### design/flow/design.v
`timescale 1ns/1ps
module fir(
	input			clk_100k,
	input			rst_n,
	input 	signed [8:0]	samp_in,
	output 	signed [8:0]	fir_out	
);
wire	signed [15:0]	b[0:20];
reg	signed [8:0]	samp[0:20]; 
wire signed [24:0]	mult[0:20];
wire signed [33:0]	sum;
assign b[0] = 16'h0312;
assign b[1] = 16'h03F8;
assign b[2] = 16'h0694;
assign b[3] = 16'h0AAD;
assign b[4] = 16'h0FE6;
assign b[5] = 16'h15BC;
assign b[6] = 16'h1B9F;
assign b[7] = 16'h20F9;
assign b[8] = 16'h2539;
assign b[9] = 16'h27F6;
assign b[10] = 16'h28E9;
assign b[11] = 16'h27F6;
assign b[12] = 16'h2539;
assign b[13] = 16'h20F9;
assign b[14] = 16'h1B9F;
assign b[15] = 16'h15BC;
assign b[16] = 16'h0FE6;
assign b[17] = 16'h0AAD;
assign b[18] = 16'h0694;
assign b[19] = 16'h03F8;
assign b[20] = 16'h0312;
integer i;
always @(posedge clk_100k or negedge rst_n) begin
	if(!rst_n) begin
		for(i=20;i>=0;i=i-1)begin
			samp[i] <= 0;
		end
	end
	else begin  
		for(i=20;i>0;i=i-1)begin
			samp[i] <= samp[i-1];
		end
		samp[0] <= samp_in;
	end
end
genvar j;
for(j=0;j<=20;j=j+1)begin
	assign mult[j] = $signed(samp[j])*$signed(b[j]);
end
assign sum = mult[0]+mult[1]+mult[2]+mult[3]+mult[4]+mult[5]+mult[6]+mult[7]+mult[8]+mult[9]+mult[10]+mult[11]+mult[12]+mult[13]+mult[14]+mult[15]+mult[16]+mult[17]+mult[18]+mult[19]+mult[20];
assign fir_out = sum[24:16];
endmodule
### design/flow/run.sh
#!/bin/bash
# the make line also repeats each setting of config.mk as NAME=value (left out here)
make -C /OpenROAD-flow-scripts/flow DESIGN_CONFIG=/design/flow/config.mk WORK_HOME=/design/flow/orfs CLKGATE_MAP_FILE= finish
### design/flow/config.mk
export PLATFORM = sky130hd
export DESIGN_NAME = fir
export DESIGN_NICKNAME = fir
export VERILOG_FILES = /design/flow/design.v
export SDC_FILE = /design/flow/constraint.sdc
export NUM_CORES = 4
export LEC_CHECK = 0
export ABC_AREA = 1
export CAP_MARGIN = 15
export CORE_MARGIN = 2
export CORE_UTILIZATION = 72
export CTS_CLUSTER_DIAMETER = 226
export SETUP_SLACK_MARGIN = -0.89
export SLEW_MARGIN = 20
### design/flow/constraint.sdc
create_clock -name core_clock -period 12.6 [get_ports {clk_100k}]
set_input_delay 2.5200 -clock core_clock [delete_from_list [all_inputs] [get_ports {clk_100k}]]
set_output_delay 2.5200 -clock core_clock [all_outputs]
set_load 0.01 [all_outputs]
==> results_dict.tcl, run 1 <==
# flow metrics
set metrics [dict create \
    flop_area_um2 4733 \
    xor_area_share_pct 3.143 \
    startpoint "samp[4][0]" \
    place.port_buffers 19 \
    ff_type "dfrtp_1" \
    fin_skew_ns 0.01577 \
    top_logic_kind "adder cells" \
    crit_cells 43 \
    cpMostUsedCell "fa_1" \
    status "complete, but fails checks" \
    finalHoldViolCount 0 \
    path_buffers 13 \
    layout.nets 8490 \
    grt_max_degree 81 \
    ys_types 51 \
    finalSetupViolations 9 \
    end_kind "primary output" \
    slew_viol_final 0 \
    logic_area_um2 44510 \
    critPathSlowestCell "fa_2" \
    wl_um 160700 \
    area_leaders "fa_1, ha_1, inv_1" \
    min_period_over_period_pct 115.4 \
    vias_per_cell 5.616 \
    cp-start-kind "register" \
    ys_cells 5389 \
    required_ns 10.08 \
    ys_sh_simple_pct 4.764 \
    gr-total-overflow 0 \
    clockBufferDepth 2 \
    top_cell_area_share_pct 40.65 \
    hp-start "samp[4][6]" \
    most_common_cell "inv_1" \
    worst_slew_pin_slew_ns 0.7932 \
    antenna_found_initial 13 \
    max_cap_violations 0 \
    adder_share_pct 67.59 \
    min_to "samp[5][6]" \
    nFillCells 4075 \
    reg2reg_depth 0 \
    fp.dieH_um 279.3 \
    reg2reg_slack_ns 11.54 \
    grt_pass1_vias 45330 \
    setup_ws_ns -1.934 \
    dr.pass1.iters 5 \
    warnings 136 \
    slew_headroom_pct 47.12 \
    dp.final_hpwl_um 137500 \
    cts_buffers 17 \
    critPathMaxFanout 3 \
    drt-initial-drc-count 2988 \
    clkLatencyLatePin_ns 0.53 \
    rsz0062_at_grt "true" \
    cp_top_family "adder cells" \
    syn-num-nets 7683 \
    routedWlPerCell_um 22.38 \
    ys_async_sr_fraction_pct 100.0 \
    synthAoiAreaFrac_pct 3.760 \
    fmax_mhz 68.80 \
    syn2layout_area_growth_pct 16.57 \
    synth.area.mux_share_pct 0 \
    initCoreUtil_pct 73.06 \
    yosysSeqAreaShare_pct 8.667 \
    rows 100 \
    cts_tree "done" \
    cts_max_level 4 \
    fp.dieW_um 279.3 \
    grt_pass1_wl_um 248600 \
    synth.avg_cell_area_um2 10.13 \
    clkTransAtPathRegs_ns 0.09 \
    hold_path_class "register to register" \
    netlist_area_um2 54570 \
    ant_nets 0 \
    yosysWarnings 2 \
    crit_path_end "fir_out[8]" \
    worstPathArrival_ns 12.01 \
    ys_area_um2 54570 \
    synthTopCellsByCount "inv_1, ha_1, fa_1" \
    utilization_pct 85.17 \
    globalplace.congestion 1.023 \
    crit-reg2reg-launch "samp[10][1]" \
    numSynthFlops 189 \
    synth-edff-count 0 \
    cts.sinks 189 \
    cp_slowest_stage_delay_ns 0.67 \
    cts_root_buffer "clkbuf_16" \
    die_area_um2 78010 \
    vias 40330 \
    drcViolationCount 0 \
    core-area_um2 74700 \
    io_pins 20 \
    violations "negative setup slack" \
    rr_endpoint "samp[11][1]" \
    crit_type "register to primary output" \
    hold-path-cell-count 0 \
    syn_inst 5389 \
    fin_crit_ns 14.53 \
    track_usage_pct 43.13 \
    yosysTopAreaCell "fa_1" \
]
[layer usage]
layer,GRT usage (%),part of all wire (%)
met1,52.77,37
met2,70.24,47
met3,9.875,8.4
met4,25.96,7.5
met5,0,0.076
[per-stage QoR]
stage	instances	worst slack [ns]	cell area (um^2)	hold WS [ns]	TNS (ns)
after floorplan	5389	-0.7536	54570	0.4030	-6.265
after global placement	7134	-1.836	61670	0.4615	-14.68
after detailed placement	7134	-2.070	61670	0.4600	-16.70
after CTS	7170	-1.704	63160	0.4607	-14.71
after global routing	7178	-2.247	63610	0.4627	-18.62
final	7180	-1.934	63620	0.4546	-15.90
[area by class of cell]
cell class,instances,share of cell area [%]
Timing Repair Buffer,791,9.407
Clock inverter,15,0.2655
Antenna cell,2,0.007867
Inverter,1752,10.34
Clock buffer,17,0.6687
Tap cell,969,1.906
Multi-Input combinational cell,3445,69.97
Sequential cell,189,7.440
[what timing repair did]
item,CTS,global route
pin swaps,119,60
setup buffers,8,8
hold buffers,0,0
gates resized,217,88
setup endpoints to repair,9,9
==> run 2, diff against run 1 <==
Settings changed: CAP_MARGIN 15 to 30, CELL_PAD_IN_SITES_GLOBAL_PLACEMENT set to 0, CORE_ASPECT_RATIO set to 0.83, CTS_CLUSTER_DIAMETER 226 to 217, CTS_CLUSTER_SIZE set to 14, GPL_ROUTABILITY_DRIVEN set to 1, MAX_ROUTING_LAYER set to met4, MIN_ROUTING_LAYER set to met1, PLACE_DENSITY_LB_ADDON set to 0.21, SETUP_SLACK_MARGIN -0.89 to 2.24, SLEW_MARGIN 20 to 0.
Clock period 12.6 ns to 12.2 ns, I/O delays scaled along.
==> run 2 against run 1 <==
Still fails the layout checks on negative setup slack. Wire length up 6.9%. Cell area increased by 1.4%. Hold slack better by 0.040 ns. Area after synthesis unchanged. Sequential share of layout area shrank 0.096 points. First-iteration DRC count is 20% higher. Global-route usage increased by 3.9 points. Final cell count rose by 0.75%. Via count rose by 2.8%. Critical path type unchanged. Highest routed layer is now met4.
==> results_dict.tcl, run 2 <==
# flow metrics
set metrics [dict create \
    status "complete, but fails checks" \
    violations "negative setup slack" \
    ff_type "dfrtp_1" \
    core-area_um2 74690 \
    slew_viol_final 0 \
    cp_slowest_stage_delay_ns 0.64 \
    rows 91 \
    end_kind "primary output" \
    yosysSeqAreaShare_pct 8.667 \
    hold_path_class "register to register" \
    reg2reg_depth 1 \
    syn2layout_area_growth_pct 18.26 \
    netlist_area_um2 54570 \
    required_ns 9.76 \
    worst_slew_pin_slew_ns 0.9283 \
    finalSetupViolations 9 \
    place.port_buffers 19 \
    final_area_um2 64540 \
    hold_buffers 0 \
    clkTransAtPathRegs_ns 0.10 \
    crit-reg2reg-launch "samp[17][8]" \
    path_buffers 9 \
    crit_type "register to primary output" \
    syn_inst 5389 \
    cts_root_buffer "clkbuf_16" \
    hp-start "samp[11][4]" \
    yosysWarnings 2 \
    ant_nets 0 \
    ys_types 51 \
    place_area_um2 62340 \
    dp.cells 7160 \
    min_period_over_period_pct 118.7 \
    fmax_mhz 69.06 \
    dp.final_hpwl_um 145000 \
    grt_max_degree 96 \
    io_pins 20 \
    fp.dieH_um 254.8 \
    antenna_found_initial 14 \
    xor_area_share_pct 3.143 \
    numSynthFlops 189 \
    initCoreUtil_pct 73.06 \
    slew_headroom_pct 38.12 \
    wl_um 171800 \
    crit_path_end "fir_out[8]" \
    syn-num-nets 7683 \
    vias_per_cell 5.733 \
    critPathSlowestCell "fa_1" \
    fin_skew_ns 0.01970 \
    layout.nets 8531 \
    startpoint "samp[5][5]" \
    ys_area_um2 54570 \
    cts.sinks 189 \
    grt_pass1_wl_um 260800 \
    synthAoiAreaFrac_pct 3.760 \
    ys_async_sr_fraction_pct 100.0 \
    synth-edff-count 0 \
    crit_cells 42 \
    cpMostUsedCell "fa_1" \
    track_usage_pct 47.04 \
    cts_tree "done" \
    max_cap_violations 0 \
    routedWlPerCell_um 23.75 \
    ys_sh_simple_pct 4.764 \
    top_cell_area_share_pct 40.65 \
    cp_top_family "adder cells" \
    area_leaders "fa_1, ha_1, inv_1" \
    warnings 135 \
    drcViolationCount 0 \
    die_area_um2 78020 \
    worstPathArrival_ns 12.04 \
    finalHoldViolCount 0 \
    ys_cells 5389 \
    cts_buffers 17 \
    whs_ns 0.4945 \
    min_to "samp[12][4]" \
    vias 41470 \
    most_common_cell "inv_1" \
    top_logic_kind "adder cells" \
    grt_pass1_vias 46100 \
    yosysTopAreaCell "fa_1" \
    fin_cells 7234 \
    clkLatencyLatePin_ns 0.53 \
    synthTopCellsByCount "inv_1, ha_1, fa_1" \
    fin_crit_ns 14.48 \
    fp.dieW_um 306.2 \
    clockBufferDepth 2 \
    drt-initial-drc-count 3599 \
    utilization_pct 86.40 \
    rsz0062_at_grt "true" \
    adder_share_pct 67.59 \
    reg2reg_slack_ns 11.12 \
    globalplace.congestion 1.052 \
    synth.avg_cell_area_um2 10.13 \
    dr.pass1.iters 5 \
    cts_max_level 4 \
    cp-start-kind "register" \
    setup_ws_ns -2.281 \
    synth.area.mux_share_pct 0 \
    gr-total-overflow 0 \
    critPathMaxFanout 4 \
    hold-path-cell-count 0 \
    rr_endpoint "samp[18][8]" \
]
==> run 2: repair_timing <==
action | in CTS | in global routing
hold endpoints to repair | 0 | 0
pin swaps | 92 | 121
endpoints found under the setup margin | 9 | 9
resized | 170 | 171
buffers inserted | 21 | 13
==> run 2: metrics by stage <==
step / worst slack [ns] / TNS [ns]
CTS: -2.044 / -17.79
finish: -2.281 / -19.29
global route: -2.494 / -21.41
floorplan: -0.7958 / -5.855
detailed placement: -2.112 / -18.09
global placement: -2.040 / -16.95
==> run 2: routing by layer <==
metal | share of wire (%) | track usage (%) | vias to the layer above
li1 | - | - | 17850
met1 | 37 | 57.02 | 20630
met5 | 0 | - | -
met4 | 7.4 | 27.72 | 0
met2 | 45 | 71.69 | 2210
met3 | 11 | 12.49 | 784
==> run 2: final cells by class <==
type / instances / area [um^2]
Timing Repair Buffer: 832 / 6325
Fill cell: 3821 / 10150
Clock inverter: 13 / 151.4
Antenna cell: 9 / 22.52
Clock buffer: 18 / 439.2
Sequential cell: 189 / 4740
Tap cell: 976 / 1221
Inverter: 1752 / 6579
Multi-Input combinational cell: 3445 / 45060
==> run 3, diff against run 2 <==
Settings changed: CAP_MARGIN 30 to 20, CELL_PAD_IN_SITES_GLOBAL_PLACEMENT 0 to not set, CORE_ASPECT_RATIO 0.83 to not set, CTS_CLUSTER_DIAMETER 217 to 178, CTS_CLUSTER_SIZE 14 to 98, GPL_ROUTABILITY_DRIVEN 1 to not set, MAX_ROUTING_LAYER met4 to not set, MIN_ROUTING_LAYER met1 to not set, PLACE_DENSITY_LB_ADDON 0.21 to not set, SETUP_SLACK_MARGIN 2.24 to not set, SLEW_MARGIN 0 to 20.
Clock period 12.2 ns to 11.3 ns, I/O delays scaled along.
==> run 3 against run 2 <==
The layout still fails its checks (negative setup slack). Hold slack worse by 0.021 ns. Sequential share of layout area barely moved. Area after synthesis did not move. Cell area shrank 0.59%. Critical path type unchanged. Largest cell class unchanged.
==> results_dict.tcl, run 3 <==
# flow metrics
set metrics [dict create \
    crit_path_end "fir_out[8]" \
    cp-start-kind "register" \
    reg2reg_slack_ns 10.27 \
    track_usage_pct 44.25 \
    layout.nets 8520 \
    cts_buffers 17 \
    worstPathArrival_ns 11.80 \
    hold-path-cell-count 0 \
    flop_area_um2 4741 \
    grt_max_degree 93 \
    hp-start "samp[4][6]" \
    numSynthFlops 189 \
    reg2reg_depth 0 \
    netlist_area_um2 54570 \
    fp.dieH_um 279.3 \
    die_area_um2 78010 \
    rsz0062_at_grt "true" \
    cts_root_buffer "clkbuf_16" \
    synth.area.mux_share_pct 0 \
    yosysTopAreaCell "fa_1" \
    hold_path_class "register to register" \
    slew_viol_final 0 \
    crit_cells 37 \
    min_to "samp[5][6]" \
    drcViolationCount 0 \
    clockBufferDepth 2 \
    yosysSeqAreaShare_pct 8.667 \
    warnings 137 \
    antenna_cells 0 \
    fin_crit_ns 14.06 \
    slew_headroom_pct 38.73 \
    grt_pass1_vias 46270 \
    ys_async_sr_fraction_pct 100.0 \
    cts.sinks 189 \
    clkTransAtPathRegs_ns 0.08 \
    ant_nets 0 \
    syn_inst 5389 \
    ff_type "dfrtp_1" \
    cp_slowest_stage_delay_ns 0.61 \
    yosysWarnings 2 \
    grt_pass1_wl_um 255200 \
    rows 100 \
    core-area_um2 74700 \
    wl_um 164400 \
    fp.dieW_um 279.3 \
    cpMostUsedCell "fa_1" \
    rr_endpoint "samp[11][2]" \
    io_pins 20 \
    dr.pass1.iters 10 \
    synth-edff-count 0 \
    most_common_cell "inv_1" \
    fin_setup_tns_ns -24.06 \
    critPathSlowestCell "fa_1" \
    routedWlPerCell_um 22.81 \
    violations "negative setup slack" \
    vias_per_cell 5.650 \
    nFillCells 3950 \
    max_cap_violations 0 \
    cts_max_level 4 \
    worst_slew_pin_slew_ns 0.9191 \
    xor_area_share_pct 3.143 \
    min_period_over_period_pct 124.4 \
    vias 40720 \
    required_ns 9.04 \
    synthTopCellsByCount "inv_1, ha_1, fa_1" \
    adder_share_pct 67.59 \
    top_logic_kind "adder cells" \
    gr-total-overflow 0 \
    setup_ws_ns -2.760 \
    ys_types 51 \
    synth.avg_cell_area_um2 10.13 \
    ys_sh_simple_pct 4.764 \
    ys_cells 5389 \
    finalHoldViolCount 0 \
    status "complete, but fails checks" \
    top_cell_area_share_pct 40.65 \
    syn-num-nets 7683 \
    crit_type "register to primary output" \
    place.port_buffers 19 \
    critPathMaxFanout 4 \
    hold_buffers 0 \
    syn2layout_area_growth_pct 17.56 \
    cts_tree "done" \
    logic_area_um2 44800 \
    area_leaders "fa_1, ha_1, inv_1" \
    globalplace.congestion 1.014 \
    clkLatencyLatePin_ns 0.54 \
    fmax_mhz 71.12 \
    antenna_found_initial 6 \
    path_buffers 6 \
    finalSetupViolations 9 \
    ys_area_um2 54570 \
    crit-reg2reg-launch "samp[10][2]" \
    dp.final_hpwl_um 141500 \
    synthAoiAreaFrac_pct 3.760 \
    startpoint "samp[9][4]" \
    cp_top_family "adder cells" \
    fin_skew_ns 0.01828 \
    initCoreUtil_pct 73.06 \
    end_kind "primary output" \
    drt-initial-drc-count 3112 \
]
run 3: area by class of cell:
class	count	share of cell area, %
multi-input cells	3445	69.83
inverters	1752	10.25
repair buffers	821	9.704
flip-flops and latches	189	7.389
well taps	969	1.890
clock buffers	17	0.6631
clock inverters	15	0.2672
run 3: per-stage QoR:
step                setup slack [ns]  hold slack [ns]  area [um^2]  utilization, %  instances
finish                        -2.760           0.4740        64160           85.89       7208
global route                  -3.019           0.4776        64160           85.89       7208
CTS                           -2.807           0.4869        63620           85.17       7201
detailed placement            -2.776           0.4728        62390           83.53       7157
global placement              -2.627           0.4685        62390           83.53       7157
floorplan                     -1.516           0.4030        55100               -       5389
run 3: timing repair:
action                     in CTS  in global routing
pin swaps                     179                114
gates resized                 182                110
setup endpoints to repair       9                  9
cloned                          0                  0
setup buffers                  12                  7
run 3: layer usage:
metal  GRT usage, %  up-vias  share of wire, %  wire, um
met3          10.13      717               8.8     14430
met1          53.27    20280                36     59380
met2          72.20     1910                47     77610
met4          28.40        0               7.9     13030
met5              0        -                 0         0
li1               -    17820                 -         -
==> run 4, diff against run 3 <==
Settings changed: CAP_MARGIN 20 to 15, CTS_CLUSTER_DIAMETER 178 to 376, PLACE_DENSITY set to 0.4, SETUP_SLACK_MARGIN set to -1.56.
Clock period 11.3 ns to 16.0 ns, I/O delays scaled along.
==> run 4 against run 3 <==
Still fails the layout checks on negative setup slack. Largest cell class unchanged. Non-clock buffer count down 775. Hold slack lost 0.022 ns. Via count decreased by 12%. Critical path type unchanged. Area after synthesis is the same. Highest routed layer is now met5. Core utilization fell by 9.9 points. Wire length down 15%. Sequential share of layout area rose by 0.94 points. Final cell count fell by 11%. Die size unchanged.
==> results_dict.tcl, run 4 <==
# flow metrics
set metrics [dict create \
    grt_max_degree 81 \
    gr-total-overflow 0 \
    postCtsSetupRepairBufs 0 \
    cts_tree "done" \
    cp_slowest_stage_delay_ns 0.71 \
    utilization_pct 75.99 \
    required_ns 12.80 \
    cts_root_buffer "clkbuf_16" \
    fin_cells 6435 \
    critPathSlowestCell "fa_1" \
    min_period_over_period_pct 101.6 \
    ys_area_um2 54570 \
    cts_resized 0 \
    syn-num-nets 7683 \
    min_to "samp[2][5]" \
    antenna_found_initial 5 \
    startpoint "samp[9][0]" \
    vias 35980 \
    xor_area_share_pct 3.143 \
    clkTransAtPathRegs_ns 0.10 \
    slew_viol_final 0 \
    rows 100 \
    place.port_buffers 19 \
    fp.dieH_um 279.3 \
    adder_share_pct 67.59 \
    drt-initial-drc-count 2380 \
    finalHoldViolCount 0 \
    grt_pass1_wl_um 222200 \
    place_area_um2 56170 \
    hold_buffers 0 \
    worst_slew_pin_slew_ns 0.8395 \
    finalSetupViolations 5 \
    layout.nets 7745 \
    end_kind "primary output" \
    ys_cells 5389 \
    critPathMaxFanout 6 \
    violations "negative setup slack" \
    reg2reg_slack_ns 14.97 \
    crit_path_end "fir_out[7]" \
    reg2reg_depth 0 \
    yosysTopAreaCell "fa_1" \
    numSynthFlops 189 \
    ys_sh_simple_pct 4.764 \
    cts.sinks 189 \
    ant_nets 0 \
    max_cap_violations 0 \
    dr.pass1.iters 5 \
    clkLatencyLatePin_ns 0.51 \
    clockBufferDepth 2 \
    worstPathArrival_ns 13.06 \
    setup_ws_ns -0.2626 \
    rr_endpoint "samp[11][2]" \
    post-place-ws_ns 0.3491 \
    final_area_um2 56760 \
    synth.avg_cell_area_um2 10.13 \
    wl_um 140300 \
    cp-start-kind "register" \
    synth-edff-count 0 \
    yosysSeqAreaShare_pct 8.667 \
    grt_pass1_vias 39480 \
    hp-start "samp[1][5]" \
    synthAoiAreaFrac_pct 3.760 \
    synthTopCellsByCount "inv_1, ha_1, fa_1" \
    track_usage_pct 38.58 \
    crit_cells 40 \
    fp.dieW_um 279.3 \
    ys_async_sr_fraction_pct 100.0 \
    crit_type "register to primary output" \
    hold_path_class "register to register" \
    syn2layout_area_growth_pct 4.008 \
    slew_headroom_pct 44.03 \
    hold-path-cell-count 0 \
    dp.cells 6401 \
    ys_types 51 \
    die_area_um2 78010 \
    globalplace.congestion 1.002 \
    drcViolationCount 0 \
    fmax_mhz 61.49 \
    cpMostUsedCell "fa_1" \
    io_pins 20 \
    synth.area.mux_share_pct 0 \
    fin_skew_ns 0.01929 \
    fin_crit_ns 16.26 \
    status "complete, but fails checks" \
    cts_buffers 17 \
    cp_top_family "adder cells" \
    area_leaders "fa_1, ha_1, inv_1" \
    vias_per_cell 5.591 \
    core-area_um2 74700 \
    cts_max_level 4 \
    initCoreUtil_pct 73.06 \
    top_logic_kind "adder cells" \
    routedWlPerCell_um 21.80 \
    whs_ns 0.4516 \
    warnings 134 \
    crit-reg2reg-launch "samp[10][2]" \
    syn_inst 5389 \
    path_buffers 7 \
    yosysWarnings 2 \
    ff_type "dfrtp_1" \
    dp.final_hpwl_um 127400 \
    top_cell_area_share_pct 40.65 \
    most_common_cell "inv_1" \
    netlist_area_um2 54570 \
]
## run 4: area by class of cell
class                           instances  area (um^2)
Clock buffer                           17        425.4
Tap cell                              969         1212
Antenna cell                            2        5.005
Sequential cell                       189         4730
Inverter                             1752         6576
Clock inverter                         15        162.7
Fill cell                            5220        17940
Timing Repair Buffer                   46        397.9
Multi-Input combinational cell       3445        43250
## run 4: per-layer routing
metal / wire (um) / part of all wire [%] / vias up / track usage [%]
met5: 24 / 0.017 / - / 0
met4: 8139 / 5.8 / 4 / 18.67
met3: 9986 / 7.1 / 319 / 7.023
met2: 65190 / 46 / 1162 / 61.64
met1: 56980 / 41 / 18220 / 51.44
li1: - / - / 16270 / -
## run 4: per-stage QoR
| step | TNS (ns) |
|---|---|
| after global routing | -5.368 |
| after detailed placement | 0 |
| after global placement | 0 |
| after floorplan | 0 |
| final | -0.7709 |
| after CTS | -0.8161 |
==> run 5, diff against run 4 <==
Settings changed: ABC_AREA 1 to not set, CAP_MARGIN 15 to 20, CORE_UTILIZATION 72 to 13, CTS_CLUSTER_DIAMETER 376 to not set, CTS_CLUSTER_SIZE 98 to not set, PLACE_DENSITY 0.4 to not set, SETUP_SLACK_MARGIN -1.56 to not set.
Clock period 16.0 ns to 24.7 ns, I/O delays scaled along.
==> run 5 against run 4 <==
Now clean on timing, DRC and antenna. Hold slack improved by 0.047 ns. Non-clock buffer count decreased by 23. Sequential share of layout area decreased by 0.61 points. Core utilization decreased by 61 points. Cell area increased by 7.9%. Critical path type unchanged.
==> results_dict.tcl, run 5 <==
# flow metrics
set metrics [dict create \
    wl_um 135700 \
    drt-initial-drc-count 1830 \
    syn-num-nets 7272 \
    area_leaders "fa_1, ha_1, inv_1" \
    yosysWarnings 2 \
    rr_endpoint "samp[20][8]" \
    adder_share_pct 68.79 \
    cp_slowest_stage_delay_ns 0.72 \
    cp_top_family "adder cells" \
    grt_pass1_wl_um 214900 \
    synth.avg_cell_area_um2 10.77 \
    layout.nets 7308 \
    cts_max_level 4 \
    crit_type "register to primary output" \
    min_to "samp[5][2]" \
    final_area_um2 61260 \
    initCoreUtil_pct 13.07 \
    core-area_um2 410200 \
    ys_cells 4978 \
    critPathSlowestCell "fa_1" \
    utilization_pct 14.93 \
    ys_async_sr_fraction_pct 100.0 \
    top_logic_kind "adder cells" \
    track_usage_pct 6.818 \
    syn_inst 4978 \
    finalSetupViolations 0 \
    cts_root_buffer "clkbuf_16" \
    most_common_cell "inv_1" \
    ys_area_um2 53630 \
    clkLatencyLatePin_ns 0.53 \
    fin_crit_ns 18.70 \
    globalplace.congestion 0.8921 \
    reg2reg_depth 0 \
    yosysTopAreaCell "fa_1" \
    min_period_over_period_pct 75.69 \
    ys_sh_simple_pct 2.965 \
    place_area_um2 60640 \
    required_ns 19.76 \
    path_buffers 10 \
    crit-reg2reg-launch "samp[19][8]" \
    fin_cells 10480 \
    fin_skew_ns 0.01980 \
    hold_buffers 0 \
    dr.pass1.iters 5 \
    top_cell_area_share_pct 41.36 \
    worst_slew_pin_slew_ns 0.9601 \
    clockBufferDepth 2 \
    hold-path-cell-count 0 \
    worstPathArrival_ns 13.76 \
    hold_path_class "register to register" \
    grt_pass1_vias 36260 \
    setup_ws_ns 6.005 \
    ant_nets 0 \
    fp.dieW_um 646.3 \
    post-place-ws_ns 6.590 \
    vias 32680 \
    finalHoldViolCount 0 \
    synth-edff-count 0 \
    ys_types 71 \
    fin_setup_tns_ns 0 \
    place.port_buffers 19 \
    end_kind "primary output" \
    hp-start "samp[4][2]" \
    slew_viol_final 0 \
    whs_ns 0.4985 \
    fmax_mhz 53.49 \
    grt_max_degree 69 \
    numSynthFlops 189 \
    startpoint "samp[9][0]" \
    cts.sinks 189 \
    antenna_found_initial 10 \
    xor_area_share_pct 3.348 \
    drcViolationCount 0 \
    cp-start-kind "register" \
    cts_buffers 17 \
    io_pins 20 \
    slew_headroom_pct 35.53 \
    crit_path_end "fir_out[4]" \
    rsz0062_at_grt "false" \
    gr-total-overflow 0 \
    cpMostUsedCell "fa_1" \
    reg2reg_slack_ns 23.51 \
    yosysSeqAreaShare_pct 8.819 \
    cts_tree "done" \
    dp.final_hpwl_um 123000 \
    clkTransAtPathRegs_ns 0.09 \
    critPathMaxFanout 6 \
    crit_cells 42 \
    cts_resized 0 \
    netlist_area_um2 53630 \
    max_cap_violations 0 \
    dp.cells 10450 \
    synth.area.mux_share_pct 0.1330 \
    syn2layout_area_growth_pct 14.22 \
    warnings 132 \
    status "no timing/DRC/antenna violations" \
    rows 235 \
    vias_per_cell 3.118 \
    fp.dieH_um 646.3 \
    die_area_um2 417700 \
    synthTopCellsByCount "inv_1, ha_1, fa_1" \
    routedWlPerCell_um 12.95 \
    synthAoiAreaFrac_pct 4.820 \
    ff_type "dfrtp_1" \
    postCtsSetupRepairBufs 0 \
]
[run 5: final cells by class]
| class | instances | area [um^2] |
|---|---|---|
| Clock buffer | 18 | 439.2 |
| Fill cell | 45920 | 348900 |
| Timing Repair Buffer | 23 | 225.2 |
| Multi-Input combinational cell | 3204 | 42930 |
| Sequential cell | 189 | 4730 |
| Tap cell | 5451 | 6820 |
| Clock inverter | 14 | 173.9 |
| Inverter | 1579 | 5927 |
| Antenna cell | 3 | 7.507 |
[run 5: layer usage]
layer  vias to the layer above  part of all wire (%)  global-route usage (%)  routed length, um
met3                       114                   5.2                   1.156               7094
met2                       576                    48                   11.58              65570
met4                         0                   2.6                   2.010               3519
met1                     16740                    44                   8.807              59550
li1                      15240                     -                       -                  -
met5                         -                     0                       0                  0
==> run 6, diff against run 5 <==
Settings changed: CORE_UTILIZATION 13 to 66, SETUP_SLACK_MARGIN set to 3.28.
Clock period 24.7 ns to 13.4 ns, I/O delays scaled along.
==> run 6 against run 5 <==
Now fails the layout checks on negative setup slack. Non-clock buffer count grew 719. Core utilization grew 62 points. Area after synthesis is the same. Synthesized cell count is the same. Critical path depth shrank 3. Sequential share of layout area shrank 0.094 points. Critical path type unchanged. Highest routed layer is now met5.
==> results_dict.tcl, run 6 <==
# flow metrics
set metrics [dict create \
    status "complete, but fails checks" \
    violations "negative setup slack" \
    initCoreUtil_pct 66.58 \
    most_common_cell "inv_1" \
    cp-start-kind "register" \
    reg2reg_depth 0 \
    cts_tree "done" \
    fin_crit_ns 15.12 \
    routedWlPerCell_um 21.62 \
    utilization_pct 77.07 \
    end_kind "primary output" \
    cp_slowest_stage_delay_ns 0.60 \
    drcViolationCount 0 \
    rows 104 \
    vias_per_cell 5.340 \
    rr_endpoint "samp[9][3]" \
    place.port_buffers 19 \
    final_area_um2 62080 \
    top_logic_kind "adder cells" \
    required_ns 10.72 \
    path_buffers 12 \
    hold_buffers 0 \
    fin_cells 6808 \
    crit-reg2reg-launch "samp[8][3]" \
    globalplace.congestion 1.011 \
    setup_ws_ns -1.723 \
    fin_skew_ns 0.01222 \
    worst_slew_pin_slew_ns 0.8819 \
    track_usage_pct 37.56 \
    min_to "samp[1][5]" \
    grt_pass1_wl_um 227100 \
    ys_sh_simple_pct 2.965 \
    worstPathArrival_ns 12.44 \
    reg2reg_slack_ns 12.28 \
    clkLatencyLatePin_ns 0.54 \
    critPathSlowestCell "dfrtp_1" \
    fin_setup_tns_ns -14.08 \
    cp_top_family "adder cells" \
    adder_share_pct 68.79 \
    critPathMaxFanout 4 \
    syn-num-nets 7272 \
    fp.dieH_um 289.1 \
    yosysWarnings 2 \
    ys_types 71 \
    ff_type "dfrtp_1" \
    syn_inst 4978 \
    cpMostUsedCell "fa_1" \
    clkTransAtPathRegs_ns 0.09 \
    cts_root_buffer "clkbuf_16" \
    clockBufferDepth 2 \
    yosysTopAreaCell "fa_1" \
    die_area_um2 83550 \
    grt_max_degree 87 \
    min_period_over_period_pct 112.9 \
    xor_area_share_pct 3.348 \
    numSynthFlops 189 \
    top_cell_area_share_pct 41.36 \
    hp-start "samp[0][5]" \
    layout.nets 8027 \
    dp.final_hpwl_um 130200 \
    cts_buffers 17 \
    crit_type "register to primary output" \
    dr.pass1.iters 7 \
    wl_um 147200 \
    yosysSeqAreaShare_pct 8.819 \
    io_pins 20 \
    startpoint "samp[11][4]" \
    finalSetupViolations 9 \
    core-area_um2 80550 \
    crit_cells 39 \
    place_area_um2 60530 \
    fmax_mhz 66.12 \
    ys_area_um2 53630 \
    vias 36360 \
    drt-initial-drc-count 2009 \
    crit_path_end "fir_out[7]" \
    fp.dieW_um 289.1 \
    antenna_found_initial 8 \
    area_leaders "fa_1, ha_1, inv_1" \
    ys_cells 4978 \
    rsz0062_at_grt "true" \
    slew_viol_final 0 \
    cts.sinks 189 \
    gr-total-overflow 0 \
    hold_path_class "register to register" \
    whs_ns 0.4699 \
    slew_headroom_pct 41.20 \
    synth-edff-count 0 \
    warnings 137 \
    max_cap_violations 0 \
    ant_nets 0 \
    netlist_area_um2 53630 \
    synth.avg_cell_area_um2 10.77 \
    syn2layout_area_growth_pct 15.75 \
    ys_async_sr_fraction_pct 100.0 \
    cts_max_level 4 \
    synthTopCellsByCount "inv_1, ha_1, fa_1" \
    finalHoldViolCount 0 \
    synthAoiAreaFrac_pct 4.820 \
    grt_pass1_vias 39560 \
    dp.cells 6741 \
    synth.area.mux_share_pct 0.1330 \
    hold-path-cell-count 0 \
]
## run 6: per-layer routing
metal  vias up  part of all wire (%)  track usage [%]
li1      16680                     -                -
met1     18310                    41            50.21
met5         -                0.0088                0
met4         2                   6.5            20.91
met3       333                   7.1            7.079
met2      1031                    45            58.21
## run 6: timing repair
item,4_1_cts,5_1_grt
endpoints found under the setup margin,9,9
resized,115,53
pin swaps,101,70
setup buffers,22,11
cloned,0,0
## run 6: final cells by class
type	instances	area, um^2
diodes	2	5.005
clock buffers	19	442.9
clock inverters	13	152.6
fillers	5627	18470
inverters	1579	5927
multi-input cells	3204	43800
flip-flops and latches	189	4735
well taps	1060	1326
repair buffers	742	5689
## run 6: per-stage QoR
step / worst slack [ns]
finish: -1.723
global placement: -1.456
floorplan: -0.2405
global route: -2.046
CTS: -1.591
detailed placement: -1.597
==> run 7, diff against run 6 <==
Settings changed: ABC_AREA set to 1, CAP_MARGIN 20 to 15, CORE_ASPECT_RATIO set to 0.84, CORE_UTILIZATION 66 to 72, CTS_CLUSTER_DIAMETER set to 226, CTS_CLUSTER_SIZE set to 74, MAX_ROUTING_LAYER set to met4, PLACE_DENSITY set to 0.35, SETUP_SLACK_MARGIN 3.28 to 2.7, TNS_END_PERCENT set to 5.
Clock period 13.4 ns to 9.06 ns, I/O delays scaled along.
==> run 7 against run 6 <==
The layout still fails its checks (negative setup slack). Final cell count rose by 9.3%. Synthesized cell count up 8.3%. Largest cell class unchanged. Highest routed layer is now met4.
==> results_dict.tcl, run 7 <==
# flow metrics
set metrics [dict create \
    area_leaders "fa_1, ha_1, inv_1" \
    track_usage_pct 47.72 \
    syn_inst 5389 \
    crit_cells 43 \
    end_kind "primary output" \
    post-place-ws_ns -4.678 \
    slew_viol_final 0 \
    ys_sh_simple_pct 4.764 \
    finalSetupViolations 9 \
    rows 92 \
    critPathSlowestCell "fa_1" \
    clkTransAtPathRegs_ns 0.10 \
    rr_endpoint "samp[11][1]" \
    clkLatencyLatePin_ns 0.54 \
    cts_tree "done" \
    ant_nets 0 \
    ys_async_sr_fraction_pct 100.0 \
    fin_skew_ns 0.01779 \
    adder_share_pct 67.59 \
    grt_pass1_vias 47580 \
    cp-start-kind "register" \
    globalplace.congestion 1.061 \
    reg2reg_slack_ns 7.94 \
    min_to "samp[16][7]" \
    numSynthFlops 189 \
    ys_area_um2 54570 \
    cts_max_level 4 \
    hold_path_class "register to register" \
    dp.final_hpwl_um 151100 \
    fin_setup_tns_ns -42.56 \
    gr-total-overflow 0 \
    worst_slew_pin_slew_ns 0.7598 \
    cpMostUsedCell "fa_1" \
    place.port_buffers 19 \
    ys_types 51 \
    drcViolationCount 0 \
    required_ns 7.25 \
    finalHoldViolCount 0 \
    xor_area_share_pct 3.143 \
    crit_type "register to primary output" \
    routedWlPerCell_um 23.74 \
    max_cap_violations 0 \
    fin_cells 7444 \
    most_common_cell "inv_1" \
    layout.nets 8728 \
    synthTopCellsByCount "inv_1, ha_1, fa_1" \
    fp.dieH_um 256.3 \
    fp.dieW_um 304.4 \
    top_cell_area_share_pct 40.65 \
    cp_top_family "adder cells" \
    yosysTopAreaCell "fa_1" \
    initCoreUtil_pct 72.71 \
    crit_path_end "fir_out[8]" \
    path_buffers 11 \
    die_area_um2 78020 \
    warnings 139 \
    min_period_over_period_pct 153.4 \
    whs_ns 0.4463 \
    violations "negative setup slack" \
    vias_per_cell 5.726 \
    wl_um 176700 \
    syn-num-nets 7683 \
    slew_headroom_pct 49.35 \
    hp-start "samp[15][7]" \
    netlist_area_um2 54570 \
    cts_buffers 17 \
    cts_root_buffer "clkbuf_16" \
    dp.cells 7370 \
    setup_ws_ns -4.837 \
    worstPathArrival_ns 12.09 \
    top_logic_kind "adder cells" \
    ff_type "dfrtp_1" \
    flop_area_um2 4740 \
    final_area_um2 65660 \
    syn2layout_area_growth_pct 20.33 \
    hold-path-cell-count 0 \
    place_area_um2 63570 \
    synthAoiAreaFrac_pct 3.760 \
    fin_crit_ns 13.90 \
    yosysSeqAreaShare_pct 8.667 \
    critPathMaxFanout 5 \
    startpoint "samp[5][5]" \
    dr.pass1.iters 7 \
    vias 42630 \
    yosysWarnings 2 \
    nFillCells 3641 \
    clockBufferDepth 2 \
    rsz0062_at_grt "true" \
    synth.avg_cell_area_um2 10.13 \
    fmax_mhz 71.96 \
    synth.area.mux_share_pct 0 \
    drt-initial-drc-count 3987 \
    logic_area_um2 44650 \
    crit-reg2reg-launch "samp[10][1]" \
    cp_slowest_stage_delay_ns 0.58 \
    io_pins 20 \
    core-area_um2 75050 \
    hold_buffers 0 \
    cts.sinks 189 \
    status "complete, but fails checks" \
    grt_max_degree 76 \
    synth-edff-count 0 \
    grt_pass1_wl_um 267500 \
    ys_cells 5389 \
    antenna_found_initial 13 \
    reg2reg_depth 2 \
]
[run 7: metrics by stage]
stage	util, %
after floorplan	-
after global placement	84.70
after detailed placement	84.70
after CTS	86.55
after global routing	87.48
final	87.49
[run 7: what timing repair did]
action,CTS,global route
endpoints found under the setup margin,9,9
gates resized,186,112
pin swaps,136,102
setup buffers,17,14
[run 7: layout make-up]
class                      count  area share [%]
antenna                       10         0.03811
clock buffer                  17          0.6479
clock inverter                15          0.3163
inverter                    1752           10.02
multi-input combinational   3445           67.99
sequential                   189           7.218
tap                          987           1.881
timing repair buffer        1029           11.89
[run 7: routing by layer]
layer	global-route usage, %	share of wire, %	vias to the layer above
met5	-	0	-
met4	25.94	7.3	0
met3	11.77	11	813
met2	73.04	45	2403
met1	58.81	36	21160
li1	-	-	18250
==> run 8, diff against run 7 <==
Settings changed: ABC_AREA 1 to 0, CAP_MARGIN 15 to 20, CELL_PAD_IN_SITES_DETAIL_PLACEMENT set to 0, CORE_ASPECT_RATIO 0.84 to not set, CORE_MARGIN 2 to 9, CORE_UTILIZATION 72 to 34, CTS_CLUSTER_DIAMETER 226 to 83, CTS_CLUSTER_SIZE 74 to not set, MAX_ROUTING_LAYER met4 to not set, MIN_ROUTING_LAYER set to met1, PLACE_DENSITY 0.35 to not set, PLACE_DENSITY_LB_ADDON set to 0.14, TNS_END_PERCENT 5 to not set.
Clock period 9.06 ns to 9.65 ns, I/O delays scaled along.
==> run 8 against run 7 <==
The layout still fails its checks (negative setup slack). Cell area grew 0.34%. Sequential share of layout area about the same. Die size rose by 120%. Count of clock-buffer cells in the layout did not move. Hold slack improved by 0.076 ns. Via count down 15%. Register-to-register slack improved by 0.67 ns. Critical endpoint is now fir_out[2].
==> results_dict.tcl, run 8 <==
# flow metrics
set metrics [dict create \
    place.port_buffers 19 \
    ys_async_sr_fraction_pct 100.0 \
    wl_um 161900 \
    status "complete, but fails checks" \
    cp_slowest_stage_delay_ns 0.62 \
    startpoint "samp[9][1]" \
    gr-total-overflow 0 \
    fin_cells 8129 \
    grt_pass1_vias 40900 \
    synth.avg_cell_area_um2 10.77 \
    hold_buffers 0 \
    crit_cells 43 \
    top_cell_area_share_pct 41.36 \
    nFillCells 15420 \
    slew_viol_final 0 \
    cts_buffers 17 \
    ys_types 71 \
    top_logic_kind "adder cells" \
    worstPathArrival_ns 12.23 \
    die_area_um2 172400 \
    setup_ws_ns -4.512 \
    finalHoldViolCount 0 \
    synthAoiAreaFrac_pct 4.820 \
    ys_cells 4978 \
    slew_headroom_pct 36.95 \
    finalSetupViolations 9 \
    end_kind "primary output" \
    ys_sh_simple_pct 2.965 \
    layout.nets 8349 \
    cts_tree "done" \
    reg2reg_depth 2 \
    area_leaders "fa_1, ha_1, inv_1" \
    antenna_found_initial 16 \
    cts.sinks 189 \
    hp-start "samp[1][5]" \
    fp.dieH_um 415.2 \
    numSynthFlops 189 \
    fmax_mhz 70.61 \
    cp-start-kind "register" \
    reg2reg_slack_ns 8.61 \
    yosysSeqAreaShare_pct 8.819 \
    cpMostUsedCell "fa_1" \
    grt_max_degree 84 \
    violations "negative setup slack" \
    track_usage_pct 19.41 \
    yosysTopAreaCell "fa_1" \
    core-area_um2 156400 \
    initCoreUtil_pct 34.29 \
    syn_inst 4978 \
    drcViolationCount 0 \
    dr.pass1.iters 7 \
    ff_type "dfrtp_1" \
    xor_area_share_pct 3.348 \
    fin_skew_ns 0.02908 \
    dp.final_hpwl_um 149600 \
    cts_root_buffer "clkbuf_16" \
    clockBufferDepth 2 \
    ant_nets 0 \
    flop_area_um2 4732 \
    hold_path_class "register to register" \
    ys_area_um2 53630 \
    syn-num-nets 7272 \
    min_to "samp[2][5]" \
    whs_ns 0.5220 \
    warnings 135 \
    syn2layout_area_growth_pct 22.85 \
    dp.cells 8068 \
    io_pins 20 \
    cts_max_level 4 \
    rsz0062_at_grt "true" \
    fin_crit_ns 14.16 \
    crit_path_end "fir_out[2]" \
    critPathSlowestCell "fa_2" \
    crit-reg2reg-launch "samp[11][5]" \
    vias 36360 \
    routedWlPerCell_um 19.92 \
    clkTransAtPathRegs_ns 0.09 \
    max_cap_violations 0 \
    logic_area_um2 43900 \
    adder_share_pct 68.79 \
    drt-initial-drc-count 1754 \
    synth-edff-count 0 \
    path_buffers 13 \
    crit_type "register to primary output" \
    fp.dieW_um 415.2 \
    required_ns 7.72 \
    cp_top_family "adder cells" \
    clkLatencyLatePin_ns 0.57 \
    rows 145 \
    min_period_over_period_pct 146.8 \
    most_common_cell "inv_1" \
    grt_pass1_wl_um 250400 \
    netlist_area_um2 53630 \
    vias_per_cell 4.473 \
    critPathMaxFanout 3 \
    globalplace.congestion 0.8938 \
    yosysWarnings 2 \
    synth.area.mux_share_pct 0.1330 \
    synthTopCellsByCount "inv_1, ha_1, fa_1" \
    worst_slew_pin_slew_ns 0.9458 \
    rr_endpoint "samp[12][5]" \
    hold-path-cell-count 1 \
]
-- run 8: stage by stage --
stage               instance area [um^2]  setup WS (ns)  utilization (%)  setup TNS, ns
floorplan                          53870         -3.241                -         -27.62
global placement                   64270         -4.547            41.10         -38.49
detailed placement                 64270         -4.588            41.10         -39.56
CTS                                65470         -4.582            41.86         -39.70
global route                       65880         -4.967            42.12         -43.81
finish                             65880         -4.512            42.13         -40.06
-- run 8: cell type report --
type / count / share of cell area, %
Antenna cell: 3 / 0.01139
Clock buffer: 17 / 0.6457
Clock inverter: 15 / 0.2982
Inverter: 1579 / 8.996
Multi-Input combinational cell: 3204 / 66.63
Sequential cell: 189 / 7.182
Tap cell: 2058 / 3.908
Timing Repair Buffer: 1064 / 12.33
-- run 8: per-layer routing --
layer	share of wire [%]	vias up	track usage, %
li1	-	17310	-
met1	48	18540	27.36
met2	47	410	32.15
met3	2.9	105	1.695
met4	2.4	0	4.805
met5	0	-	0
-- run 8: timing repair --
action,in CTS,in global routing
setup endpoints to repair,9,9
resized,124,61
buffers inserted,14,12
pin swaps,93,66
==> run 9, diff against run 8 <==
Settings changed: ABC_AREA 0 to 1, CAP_MARGIN 20 to 5, CELL_PAD_IN_SITES_DETAIL_PLACEMENT 0 to not set, CORE_MARGIN 9 to 2, CORE_UTILIZATION 34 to 72, CTS_CLUSTER_DIAMETER 83 to 223, MAX_ROUTING_LAYER set to met4, MIN_ROUTING_LAYER met1 to not set, PLACE_DENSITY_LB_ADDON 0.14 to not set, SETUP_SLACK_MARGIN 2.7 to 1.29.
Clock period 9.65 ns to 9.7 ns, I/O delays scaled along.
==> run 9 against run 8 <==
Still fails the layout checks on negative setup slack. Area after synthesis increased by 1.8%. Cell area fell by 1.0%. Largest cell class unchanged. Register-to-register slack improved by 0.12 ns. Hold slack worse by 0.053 ns. Wire length increased by 14%. Critical path type unchanged. Non-clock buffer count is 97 lower.
==> results_dict.tcl, run 9 <==
# flow metrics
set metrics [dict create \
    crit_type "register to primary output" \
    path_buffers 11 \
    ys_types 51 \
    ff_type "dfrtp_1" \
    yosysSeqAreaShare_pct 8.667 \
    hold_buffers 0 \
    ys_sh_simple_pct 4.764 \
    crit-reg2reg-launch "samp[3][1]" \
    reg2reg_depth 1 \
    yosysTopAreaCell "fa_1" \
    post-place-ws_ns -4.119 \
    required_ns 7.76 \
    ys_cells 5389 \
    antenna_found_initial 8 \
    initCoreUtil_pct 73.06 \
    track_usage_pct 50.06 \
    ant_nets 0 \
    warnings 140 \
    rr_endpoint "samp[4][1]" \
    cp-start-kind "register" \
    synthTopCellsByCount "inv_1, ha_1, fa_1" \
    worstPathArrival_ns 12.13 \
    max_cap_violations 0 \
    grt_pass1_wl_um 277900 \
    synth.area.mux_share_pct 0 \
    hp-start "samp[15][7]" \
    cp_top_family "adder cells" \
    fin_skew_ns 0.01580 \
    grt_max_degree 109 \
    rows 100 \
    die_area_um2 78010 \
    io_pins 20 \
    wl_um 184200 \
    cts_root_buffer "clkbuf_16" \
    logic_area_um2 44680 \
    vias 43460 \
    hold-path-cell-count 0 \
    reg2reg_slack_ns 8.73 \
    synthAoiAreaFrac_pct 3.760 \
    crit_path_end "fir_out[7]" \
    cts_max_level 4 \
    drcViolationCount 0 \
    synth.avg_cell_area_um2 10.13 \
    vias_per_cell 5.906 \
    min_period_over_period_pct 145.0 \
    crit_cells 45 \
    syn-num-nets 7683 \
    hold_path_class "register to register" \
    globalplace.congestion 1.038 \
    cts.sinks 189 \
    flop_area_um2 4737 \
    worst_slew_pin_slew_ns 0.9072 \
    syn_inst 5389 \
    syn2layout_area_growth_pct 19.47 \
    fmax_mhz 71.08 \
    layout.nets 8666 \
    xor_area_share_pct 3.143 \
    dp.final_hpwl_um 152700 \
    clkLatencyLatePin_ns 0.55 \
    drt-initial-drc-count 4007 \
    utilization_pct 87.28 \
    min_to "samp[16][7]" \
    netlist_area_um2 54570 \
    ys_area_um2 54570 \
    critPathSlowestCell "fa_2" \
    finalSetupViolations 9 \
    fp.dieW_um 279.3 \
    slew_viol_final 0 \
    end_kind "primary output" \
    finalHoldViolCount 0 \
    ys_async_sr_fraction_pct 100.0 \
    top_logic_kind "adder cells" \
    nFillCells 3502 \
    gr-total-overflow 0 \
    grt_pass1_vias 49170 \
    cts_tree "done" \
    fin_setup_tns_ns -38.03 \
    fp.dieH_um 279.3 \
    dr.pass1.iters 8 \
    startpoint "samp[5][3]" \
    clockBufferDepth 2 \
    fin_crit_ns 14.07 \
    area_leaders "fa_1, ha_1, inv_1" \
    numSynthFlops 189 \
    core-area_um2 74700 \
    clkTransAtPathRegs_ns 0.09 \
    adder_share_pct 67.59 \
    synth-edff-count 0 \
    yosysWarnings 2 \
    routedWlPerCell_um 25.03 \
    setup_ws_ns -4.369 \
    cp_slowest_stage_delay_ns 0.65 \
    violations "negative setup slack" \
    rsz0062_at_grt "true" \
    slew_headroom_pct 39.52 \
    most_common_cell "inv_1" \
    status "complete, but fails checks" \
    cpMostUsedCell "fa_1" \
    top_cell_area_share_pct 40.65 \
    critPathMaxFanout 4 \
    place.port_buffers 19 \
    cts_buffers 17 \
]
-- run 9: per-layer routing --
metal / global-route usage [%] / vias up / wire length (um)
met2: 78.40 / 2712 / 85090
met3: 12.67 / 1237 / 18090
li1: - / 18130 / -
met5: - / - / 0
met1: 55.72 / 21380 / 63170
met4: 37.12 / 0 / 17850
-- run 9: final cells by class --
class / instances / share of cell area (%)
clock buffers: 17 / 0.6525
diodes: 4 / 0.01535
inverters: 1752 / 10.09
flip-flops and latches: 189 / 7.266
well taps: 969 / 1.860
multi-input cells: 3445 / 68.54
repair buffers: 967 / 11.31
clock inverters: 15 / 0.2648
-- run 9: what timing repair did --
item | in CTS | in global routing
setup endpoints to repair | 9 | 9
resized | 194 | 98
buffers inserted | 15 | 8
pin swaps | 123 | 99
-- run 9: stage by stage --
stage / instance area [um^2] / hold slack (ns) / cells
2_1_floorplan: 55100 / 0.4030 / 5389
3_3_place_gp: 63460 / 0.4388 / 7299
3_5_place_dp: 63460 / 0.4482 / 7299
4_1_cts: 64760 / 0.4647 / 7346
5_1_grt: 65200 / 0.4785 / 7357
6_report: 65200 / 0.4688 / 7358
==> run 10, diff against run 9 <==
Settings changed: ABC_AREA 1 to not set, CAP_MARGIN 5 to 0, CORE_MARGIN 2 to 5, CORE_UTILIZATION 72 to 65, CTS_CLUSTER_DIAMETER 223 to 248, CTS_CLUSTER_SIZE set to 99, HOLD_SLACK_MARGIN set to 0.24, MAX_ROUTING_LAYER met4 to not set, PLACE_DENSITY set to 0.6, SETUP_SLACK_MARGIN 1.29 to -0.8.
Clock period 9.7 ns to 16.0 ns, I/O delays scaled along.
==> run 10 against run 9 <==
Still fails the layout checks on negative setup slack. Critical path depth down 7. Die size grew 13%. Critical path type unchanged. Non-clock buffer count down 909. Via count fell by 24%. Count of clock-buffer cells in the layout unchanged. Synthesized cell count shrank 7.6%. Area after synthesis down 1.7%. Register-to-register slack better by 6.2 ns. Clock skew rose by 0.0015 ns. Hold slack improved by 0.0077 ns.
==> results_dict.tcl, run 10 <==
# flow metrics
set metrics [dict create \
    vias_per_cell 5.415 \
    place.port_buffers 19 \
    min_period_over_period_pct 102.1 \
    cp_top_family "adder cells" \
    status "complete, but fails checks" \
    ys_types 71 \
    most_common_cell "inv_1" \
    worstPathArrival_ns 13.13 \
    crit-reg2reg-launch "samp[10][8]" \
    fin_setup_tns_ns -1.412 \
    utilization_pct 68.41 \
    cp-start-kind "register" \
    yosysTopAreaCell "fa_1" \
    ff_type "dfrtp_1" \
    fp.dieW_um 297.2 \
    cts_buffers 17 \
    final_area_um2 56090 \
    ys_area_um2 53630 \
    ys_sh_simple_pct 2.965 \
    worst_slew_pin_slew_ns 0.8820 \
    cp_slowest_stage_delay_ns 0.74 \
    cts_root_buffer "clkbuf_16" \
    violations "negative setup slack" \
    hold_buffers 0 \
    grt_pass1_wl_um 214200 \
    numSynthFlops 189 \
    end_kind "primary output" \
    xor_area_share_pct 3.348 \
    finalSetupViolations 8 \
    cpMostUsedCell "fa_1" \
    synth.area.mux_share_pct 0.1330 \
    rr_endpoint "samp[11][8]" \
    globalplace.congestion 0.9693 \
    antenna_found_initial 7 \
    hold-path-cell-count 0 \
    drcViolationCount 0 \
    met1_usage_pct 44.25 \
    path_buffers 7 \
    clkLatencyLatePin_ns 0.54 \
    hold_path_class "register to register" \
    critPathMaxFanout 5 \
    grt.met3_usage_pct 4.591 \
    syn_inst 4978 \
    cts_max_level 4 \
    min_to "samp[10][1]" \
    routedWlPerCell_um 22.25 \
    track_usage_pct 32.52 \
    synth-edff-count 0 \
    antenna_cells 0 \
    syn-num-nets 7272 \
    ant_nets 0 \
    top_logic_kind "adder cells" \
    die_area_um2 88350 \
    cts.sinks 189 \
    top_cell_area_share_pct 41.36 \
    core-area_um2 81980 \
    startpoint "samp[11][0]" \
    fmax_mhz 61.22 \
    clkTransAtPathRegs_ns 0.09 \
    netlist_area_um2 53630 \
    clockBufferDepth 2 \
    max_cap_violations 0 \
    grt_pass1_vias 36690 \
    synth.avg_cell_area_um2 10.77 \
    vias 33200 \
    io_pins 20 \
    layout.nets 7343 \
    area_leaders "fa_1, ha_1, inv_1" \
    fin_crit_ns 16.33 \
    dr.pass1.iters 6 \
    nFillCells 6534 \
    fin_skew_ns 0.01731 \
    cts_tree "done" \
    reg2reg_depth 0 \
    reg2reg_slack_ns 14.88 \
    ys_async_sr_fraction_pct 100.0 \
    slew_headroom_pct 41.20 \
    gr-total-overflow 0 \
    synthTopCellsByCount "inv_1, ha_1, fa_1" \
    setup_ws_ns -0.3345 \
    adder_share_pct 68.79 \
    ys_cells 4978 \
    initCoreUtil_pct 65.42 \
    synthAoiAreaFrac_pct 4.820 \
    wl_um 136400 \
    hp-start "samp[9][1]" \
    place_area_um2 55370 \
    dp.final_hpwl_um 124600 \
    crit_cells 38 \
    globalRouteMet2Util_pct 53.06 \
    critPathSlowestCell "fa_2" \
    slew_viol_final 0 \
    required_ns 12.80 \
    warnings 134 \
    busiest_layer "met2" \
    grt_max_degree 81 \
    finalHoldViolCount 0 \
    rows 105 \
    yosysWarnings 2 \
    crit_path_end "fir_out[8]" \
    syn2layout_area_growth_pct 4.577 \
    crit_type "register to primary output" \
    fp.dieH_um 297.2 \
    yosysSeqAreaShare_pct 8.819 \
    drt-initial-drc-count 1960 \
]
[run 10: layer usage]
metal	share of wire [%]	vias up	routed length, um
met1	42	16950	57700
met5	0	-	0
met2	47	734	64560
met4	5.0	0	6764
li1	-	15320	-
met3	5.4	194	7380
[run 10: cell type report]
class	instances	area, um^2	area share [%]
Inverter	1579	5927	10.57
Timing Repair Buffer	58	488.0	0.8701
Sequential cell	189	4738	8.448
Multi-Input combinational cell	3204	43010	76.69
Tap cell	1070	1339	2.387
Clock buffer	17	425.4	0.7585
Clock inverter	14	153.9	0.2744
[run 10: per-stage QoR]
| step | worst slack, ns | instances | hold WS, ns |
|---|---|---|---|
| final | -0.3345 | 6131 | 0.4765 |
| after global routing | -0.8482 | 6131 | 0.4790 |
| after CTS | -0.6436 | 6124 | 0.4868 |
| after detailed placement | -0.004388 | 6093 | 0.4692 |
| after global placement | 0.2138 | 6093 | 0.4665 |
| after floorplan | 1.268 | 4978 | 0.4030 |
[run 10: what timing repair did]
| action | CTS | global route |
|---|---|---|
| buffers inserted | 0 | 7 |
| resized | 0 | 23 |
| endpoints found under the setup margin | 0 | 8 |
==> run 11, diff against run 10 <==
Settings changed: CAP_MARGIN 0 to 20, CELL_PAD_IN_SITES_GLOBAL_PLACEMENT set to 1, CORE_ASPECT_RATIO set to 1.47, CORE_MARGIN 5 to 2, CORE_UTILIZATION 65 to 56, CTS_CLUSTER_DIAMETER 248 to 272, GPL_ROUTABILITY_DRIVEN set to 0, HOLD_SLACK_MARGIN 0.24 to not set, MIN_ROUTING_LAYER set to met1, PLACE_DENSITY 0.6 to 0.53, SETUP_SLACK_MARGIN -0.8 to not set, TNS_END_PERCENT set to 15.
Clock period 16.0 ns to 19.7 ns, I/O delays scaled along.
==> run 11 against run 10 <==
Now clean on timing, DRC and antenna. Final cell count increased by 2.5%. Synthesized cell count stayed put. Area after synthesis unchanged. First-iteration DRC count decreased by 32%. Count of clock-buffer cells in the layout unchanged. Core utilization down 9.4 points. Cell area down 0.14%. Register-to-register slack better by 3.7 ns. Sequential share of layout area barely moved.
==> results_dict.tcl, run 11 <==
# flow metrics
set metrics [dict create \
    warnings 134 \
    hold_path_class "register to register" \
    reg2reg_slack_ns 18.61 \
    min_period_over_period_pct 91.32 \
    final_area_um2 56010 \
    critPathSlowestCell "fa_1" \
    dr.pass1.iters 6 \
    vias 33070 \
    crit_cells 40 \
    synth-edff-count 0 \
    layout.nets 7311 \
    min_to "samp[7][4]" \
    finalHoldViolCount 0 \
    initCoreUtil_pct 56.47 \
    top_logic_kind "adder cells" \
    cp-start-kind "register" \
    drcViolationCount 0 \
    place.port_buffers 19 \
    gr-total-overflow 0 \
    die_area_um2 98310 \
    clockBufferDepth 2 \
    grt_max_degree 73 \
    crit_type "register to primary output" \
    grt_pass1_vias 37110 \
    status "no timing/DRC/antenna violations" \
    yosysSeqAreaShare_pct 8.819 \
    yosysTopAreaCell "fa_1" \
    required_ns 15.76 \
    cts_root_buffer "clkbuf_16" \
    area_leaders "fa_1, ha_1, inv_1" \
    fin_setup_tns_ns 0 \
    worstPathArrival_ns 14.05 \
    fp.dieH_um 379.2 \
    rsz0062_at_grt "false" \
    rows 137 \
    clkLatencyLatePin_ns 0.53 \
    cts_max_level 4 \
    fmax_mhz 55.59 \
    xor_area_share_pct 3.348 \
    vias_per_cell 5.262 \
    crit-reg2reg-launch "samp[10][2]" \
    synthTopCellsByCount "inv_1, ha_1, fa_1" \
    hp-start "samp[6][4]" \
    ff_type "dfrtp_1" \
    cts_resized 0 \
    adder_share_pct 68.79 \
    ys_sh_simple_pct 2.965 \
    worst_slew_pin_slew_ns 1.051 \
    dp.final_hpwl_um 133300 \
    synthAoiAreaFrac_pct 4.820 \
    ys_types 71 \
    place_area_um2 55400 \
    syn2layout_area_growth_pct 4.428 \
    netlist_area_um2 53630 \
    startpoint "samp[9][0]" \
    grt_pass1_wl_um 225200 \
    finalSetupViolations 0 \
    ys_async_sr_fraction_pct 100.0 \
    cts_buffers 17 \
    crit_path_end "fir_out[7]" \
    most_common_cell "inv_1" \
    rr_endpoint "samp[11][2]" \
    cts_tree "done" \
    nFillCells 8496 \
    synth.avg_cell_area_um2 10.77 \
    ys_area_um2 53630 \
    fp.dieW_um 259.2 \
    postCtsSetupRepairBufs 0 \
    routedWlPerCell_um 23.36 \
    fin_crit_ns 17.99 \
    slew_viol_final 0 \
    wl_um 146800 \
    cts.sinks 189 \
    cpMostUsedCell "fa_1" \
    critPathMaxFanout 6 \
    hold_buffers 0 \
    core-area_um2 94960 \
    numSynthFlops 189 \
    reg2reg_depth 0 \
    cp_slowest_stage_delay_ns 0.73 \
    max_cap_violations 0 \
    slew_headroom_pct 29.47 \
    fin_skew_ns 0.01327 \
    cp_top_family "adder cells" \
    hold-path-cell-count 0 \
    syn_inst 4978 \
    end_kind "primary output" \
    clkTransAtPathRegs_ns 0.09 \
    top_cell_area_share_pct 41.36 \
    antenna_found_initial 6 \
    yosysWarnings 2 \
    ant_nets 0 \
    drt-initial-drc-count 1325 \
    synth.area.mux_share_pct 0.1330 \
    track_usage_pct 32.05 \
    syn-num-nets 7272 \
    ys_cells 4978 \
    path_buffers 9 \
    io_pins 20 \
]
run 11: stage by stage:
step	worst slack, ns	util (%)	cells	hold WS [ns]
2_1_floorplan	4.228	-	4978	0.4030
6_report	1.711	58.98	6284	0.5084
3_3_place_gp	2.530	58.34	6249	0.4884
3_5_place_dp	2.432	58.34	6249	0.4872
4_1_cts	1.758	58.97	6281	0.5057
5_1_grt	1.261	58.97	6282	0.5251
run 11: metal layers:
| layer | GRT usage (%) | routed length, um | up-vias |
|---|---|---|---|
| li1 | - | - | 15250 |
| met1 | 37.04 | 56230 | 17080 |
| met2 | 56.95 | 76150 | 498 |
| met3 | 3.839 | 4321 | 243 |
| met4 | 19.00 | 10130 | 0 |
| met5 | 0.3030 | 0 | - |
run 11: layout make-up:
type / count / area, um^2 / area share [%]
diodes: 3 / 7.507 / 0.01340
clock buffers: 17 / 425.4 / 0.7596
clock inverters: 15 / 167.7 / 0.2994
inverters: 1579 / 5927 / 10.58
multi-input cells: 3204 / 42930 / 76.66
flip-flops and latches: 189 / 4730 / 8.445
well taps: 1251 / 1565 / 2.795
repair buffers: 26 / 247.7 / 0.4423
